Setup of oak:
## cpu_hazard
module cpu_hazard(input wire clk,
           input wire rst,
           input wire enable,
           input wire start,
           output wire d_we,
           output wire [7:0] i_addr,
           output wire [7:0] d_addr,
           input  wire [15:0] i_datain,
           input  wire [15:0] d_datain,
           output wire [15:0] d_dataout,
           output wire busy
    );
For scale: ~2500 cells after synthesis.
Settings: LEC_CHECK=0, CAP_MARGIN=20, CORE_MARGIN=2, CORE_UTILIZATION=71, SETUP_SLACK_MARGIN=-0.2, SLEW_MARGIN=20; clock period 2.77 ns.
run.sh (not shown) runs the stock make flow with config.mk's settings and CLKGATE_MAP_FILE=.
Seen in the log of oak: GRT-0116 during global routing, after which the run never completed.
### oak -> pine
Settings: SETUP_SLACK_MARGIN no longer set, was -0.2; CORE_UTILIZATION now 40, was 71; the clock period (ns, I/O delays scaled along) now 4.99, was 2.77.
pine went all the way through synthesis, placement and routing and the layout is clean on timing, DRC and antenna. In the flow results for pine and oak, the level count of the clock H-tree is larger on pine. Number of gates resized after CTS was lower in the run labelled pine. pine vs. oak: sum of net half-perimeters after detailed placement shrank by 2.1 mm; number of cells in the yosys synthesis report held steady; die size grew by about 80%; count of flip-flops with a built-in enable after synthesis held steady; placer congestion estimate shrank by 12%.
Inputs modified between pine and birch:
Settings: SETUP_SLACK_MARGIN: unset -> 0.54; CORE_UTILIZATION: 40 -> 72; PLACE_DENSITY: unset -> 0.76; the clock period (ns, I/O delays scaled along): 4.99 -> 4.14.
==> comparison <==
birch vs. pine: final cell utilization of the core now larger; total length of routed met2 wires now smaller; fill cell total of the finished layout now smaller.
Taking pine as the reference point, the layout overhead on the synthesized area of birch rises by 3.3 points.
In birch, area of the core region is lower than in pine.
Taking pine as the reference, in birch clock-buffer cell count fell about 10%, final wirelength rose 1.7%, number of cell instances on the worst register-to-register path rose 1.
For maple, these inputs were changed with respect to birch:
Settings: SETUP_SLACK_MARGIN now 0.37, was 0.54; CORE_UTILIZATION now 49, was 72; CTS_CLUSTER_SIZE now 79, previously not set; ABC_AREA now 1, previously not set; CORE_MARGIN now 4, was 2; PLACE_DENSITY no longer set, was 0.76; GPL_TIMING_DRIVEN now 0, previously not set; SLEW_MARGIN now 10, was 20; GPL_ROUTABILITY_DRIVEN now 0, previously not set; CAP_MARGIN now 30, was 20; MAX_ROUTING_LAYER now met4, previously not set; PLACE_DENSITY_LB_ADDON now 0.24, previously not set; the clock period (ns, I/O delays scaled along) now 4.64, was 4.14.
==> comparison <==
Adder and majority gate portion of the synthesized area across maple and birch: no real change.
Simple-gate share of the synthesized area came out higher on maple than on birch.
Looking at beginning of the critical path, the reg_B[3] result is from maple; the reg_A[1] one comes from birch.
Comparing maple and birch, the lower met2 global-route usage is on maple.
Changes observed in maple relative to birch: final wirelength saw an increase, register fraction of the total cell area saw an increase.
Changes observed in maple relative to birch: combinational share of cell area shows a reduction of 5.7 points; number of cells on the critical path moved up; number of non-clock inverters increased 272.
Synthesized instance count (birch / maple): 0.77
Compared with birch, maple shows number of standard cells reported by yosys that has gone up by more than a quarter.
What cedar does differently from maple at the input level:
Settings: CORE_UTILIZATION changed from 49 to 35; GPL_TIMING_DRIVEN changed from 0 to 1; MIN_ROUTING_LAYER newly set to met1; ABC_AREA changed from 1 to 0.
Notes after the runs:
Relative to maple, final core utilization has gone down in cedar. Compare maple and cedar | worst path setup slack after routing higher: maple. For cedar, the cell with the largest stage delay on the worst path was o21ai_0, unlike maple, where it was dfrtp_1. Compared with maple, cedar shows Yosys chip area higher by 3.7%. In cedar, total clock buffers created by CTS is higher than in maple. Die area came out higher on cedar than on maple. Taking maple as the reference, in cedar wire length the detailed router placed on met1 has increased, static power due to leakage lost 0.77 nW, sequential power went up. Diff maple -> cedar: met3 track demand over resource lost 7.0 points, post-detailed-placement half-perimeter wirelength lost about 11%.
Power figures rest on the tool's default switching activity, not on a simulated workload.
